Design sig_16_hw, start of the top module:
module sig_16_hw #(parameter K=16,DWIDTH=32,EXPONENT_WIDTH=8, BIAS=8'd127)(input [DWIDTH-1:0] x_in,input clk,start,rst,output reg valid, output [DWIDTH-1:0] y_out);
Size in the first run: about 1900 cells after synthesis, about 220 flip-flops, roughly 68 I/O pins, ~0.015 mm² of cells after synthesis.
clock: 10.0 ns
lec_check: 0
abc_area: 0
cap_margin: 20
core_margin: 2
core_utilization: 40
cts_cluster_diameter: 191
gpl_routability_driven: 0
gpl_timing_driven: 0
max_routing_layer: met4
place_density_lb_addon: 0.17
setup_slack_margin: 2.48
slew_margin: 20
run.sh (not shown) runs the stock make flow with config.mk's settings and CLKGATE_MAP_FILE=.
The starting point completed with no timing, DRC or antenna violations.
Edit:
ABC_AREA = 1   (was 0)
CORE_UTILIZATION = 72   (was 40)
CTS_CLUSTER_DIAMETER = default   (was 191)
GPL_ROUTABILITY_DRIVEN = default   (was 0)
GPL_TIMING_DRIVEN = default   (was 0)
MAX_ROUTING_LAYER = default   (was met4)
PLACE_DENSITY = 0.35   (was default)
PLACE_DENSITY_LB_ADDON = default   (was 0.17)
SETUP_SLACK_MARGIN = default   (was 2.48)
clock period = 4.77 ns   (was 10.0 ns; I/O delays follow)
- The new run finished but fails on setup timing
- non-clock buffer count goes up by 61
- final area goes up by about 7%
- via count goes up by about 24%
- final cell count goes up by 12%
- clock skew goes up by 0.0078 ns
- worst setup slack degrades by 4.1 ns
- total power goes up by 120%
- global-route usage goes up by 22 points
- synthesized area goes up by 0.45%
Edit:
CTS_CLUSTER_SIZE = 10   (was default)
PLACE_DENSITY = 0.38   (was 0.35)
TNS_END_PERCENT = 5   (was default)
clock period = 4.47 ns   (was 4.77 ns; I/O delays follow)
This time the run never finished: it broke off in 5_1_grt.
Area after synthesis does not change.
Die area stays the same.
Synthesized cell count is unchanged.

========
## garnet
sig_16_hw again, from the RTL that the note above started with.
Settings: LEC_CHECK=0, ABC_AREA=1, CAP_MARGIN=20, CELL_PAD_IN_SITES_DETAIL_PLACEMENT=1, CORE_ASPECT_RATIO=0.81, CORE_MARGIN=9, CORE_UTILIZATION=35, CTS_CLUSTER_DIAMETER=52, CTS_CLUSTER_SIZE=77, GPL_ROUTABILITY_DRIVEN=0, GPL_TIMING_DRIVEN=0, MAX_ROUTING_LAYER=met4, PLACE_DENSITY_LB_ADDON=0.09, SLEW_MARGIN=20, TNS_END_PERCENT=85; clock period 11.4 ns.
garnet completed every stage of the flow, and the final layout passed the timing, design-rule and antenna checks.
Modified inputs, quartz compared to garnet
- CTS_CLUSTER_SIZE: 77 -> unset
- CTS_CLUSTER_DIAMETER: 52 -> unset
- MAX_ROUTING_LAYER: met4 -> unset
- PLACE_DENSITY_LB_ADDON: 0.09 -> unset
- GPL_ROUTABILITY_DRIVEN: 0 -> unset
- CORE_UTILIZATION: 35 -> 62
- PLACE_DENSITY: unset -> 0.6
- TNS_END_PERCENT: 85 -> unset
- GPL_TIMING_DRIVEN: 0 -> unset
- SETUP_SLACK_MARGIN: unset -> 0.47
- CORE_MARGIN: 9 -> 2
- CORE_ASPECT_RATIO: 0.81 -> unset
- CELL_PAD_IN_SITES_DETAIL_PLACEMENT: 1 -> unset
- the clock period (ns, I/O delays scaled along): 11.4 -> 4.4
## What came out
Note that the global-route wire length before repair recorded for garnet amounts to 1.10 times the value seen in quartz.
Critical path data arrival time down 1070 ps in quartz wrt garnet
Wire length (lower): garnet
| quartz | all stages done | FAIL | setup timing |
garnet: done, clean on timing, DRC and antenna
Looking at critical path capture point, the subtractor_neg_2nd.final_mantissa[13] result is from garnet; the subtractor_neg_2nd.final_mantissa[22] one comes from quartz.
quartz against garnet; cell area after layout is up by more than 10%.
Layout net count: quartz > garnet
Average via count per standard cell: quartz > garnet
> inputs changed (quartz -> fjord)
- an added CTS_CLUSTER_DIAMETER of 355
- a deleted SETUP_SLACK_MARGIN that had been 0.47
- a change of CAP_MARGIN from 20 to 0
- an added HOLD_SLACK_MARGIN of -0.1
- a change of PLACE_DENSITY from 0.6 to 0.65
- a change of CORE_UTILIZATION from 62 to 72
- a change of the clock period (ns, I/O delays scaled along) from 4.4 to 5.43
Notes after the runs:
- fjord finished all stages; however, its layout fails the closing checks, the failures being setup timing.
- Ran to the end and failed final checks on setup timing: quartz.
- After detailed routing, quartz needs more wire than fjord.
- Per the comparison of fjord with quartz, buffer count excluding the clock tree in the final layout decreased 188; pin count of the biggest net entering global routing went up about 4.7%.
Edits applied to the flow inputs when going from fjord to juniper:
- a change of CORE_UTILIZATION from 72 to 60
- a deleted CTS_CLUSTER_DIAMETER that had been 355
- a deleted ABC_AREA that had been 1
- a change of CAP_MARGIN from 0 to 20
- a deleted HOLD_SLACK_MARGIN that had been -0.1
- a deleted PLACE_DENSITY that had been 0.65
- a change of the clock period (ns, I/O delays scaled along) from 5.43 to 4.56
Results
Against fjord, juniper comes in 19% lower on cell total in the yosys stat output. Total setup violations reported at the end of the flow is higher on juniper. Going from fjord to juniper, depth of the worst hold-timing path lost 1, die outline height picked up an extra 9.1%, time the final worst path needs with I/O delays and setup picked up an extra 1430 ps, post-synthesis cell count lost 437, wire length picked up an extra 13%. Summed area of non-filler cells in the final layout deteriorates in juniper relative to fjord. Fmax was higher in the run labelled fjord. Looking at standard cell with the maximum stage delay on the critical path, the sky130_fd_sc_hd__o41ai_2 result is from juniper; the sky130_fd_sc_hd__edfxtp_1 one comes from fjord. What the final checks of juniper revealed, after a flow that finished every stage, was a layout that fails on setup timing. Looking at top layer used by detailed routing, the met5 result is from juniper; the met4 one comes from fjord.
### juniper -> raven
- swapping 60 for 72 in CORE_UTILIZATION
- putting PLACE_DENSITY_LB_ADDON at 0.2 where nothing was set
- putting SETUP_SLACK_MARGIN at 1.87 where nothing was set
- putting CTS_CLUSTER_SIZE at 14 where nothing was set
- swapping 4.56 for 7.38 in the clock period (ns, I/O delays scaled along)
## What came out
raven did not stop at any stage, and its layout met the timing, design-rule and antenna checks.
Relative to juniper, the combinational power measured on raven has decreased by more than a quarter.
[raven] maximum resistive drop on vdd fell about 30% relative to juniper
In the flow results for raven and juniper, the met2 track demand over resource in global routing is smaller on juniper.
No activity file was given, so power comes from the tool's default toggle rates.
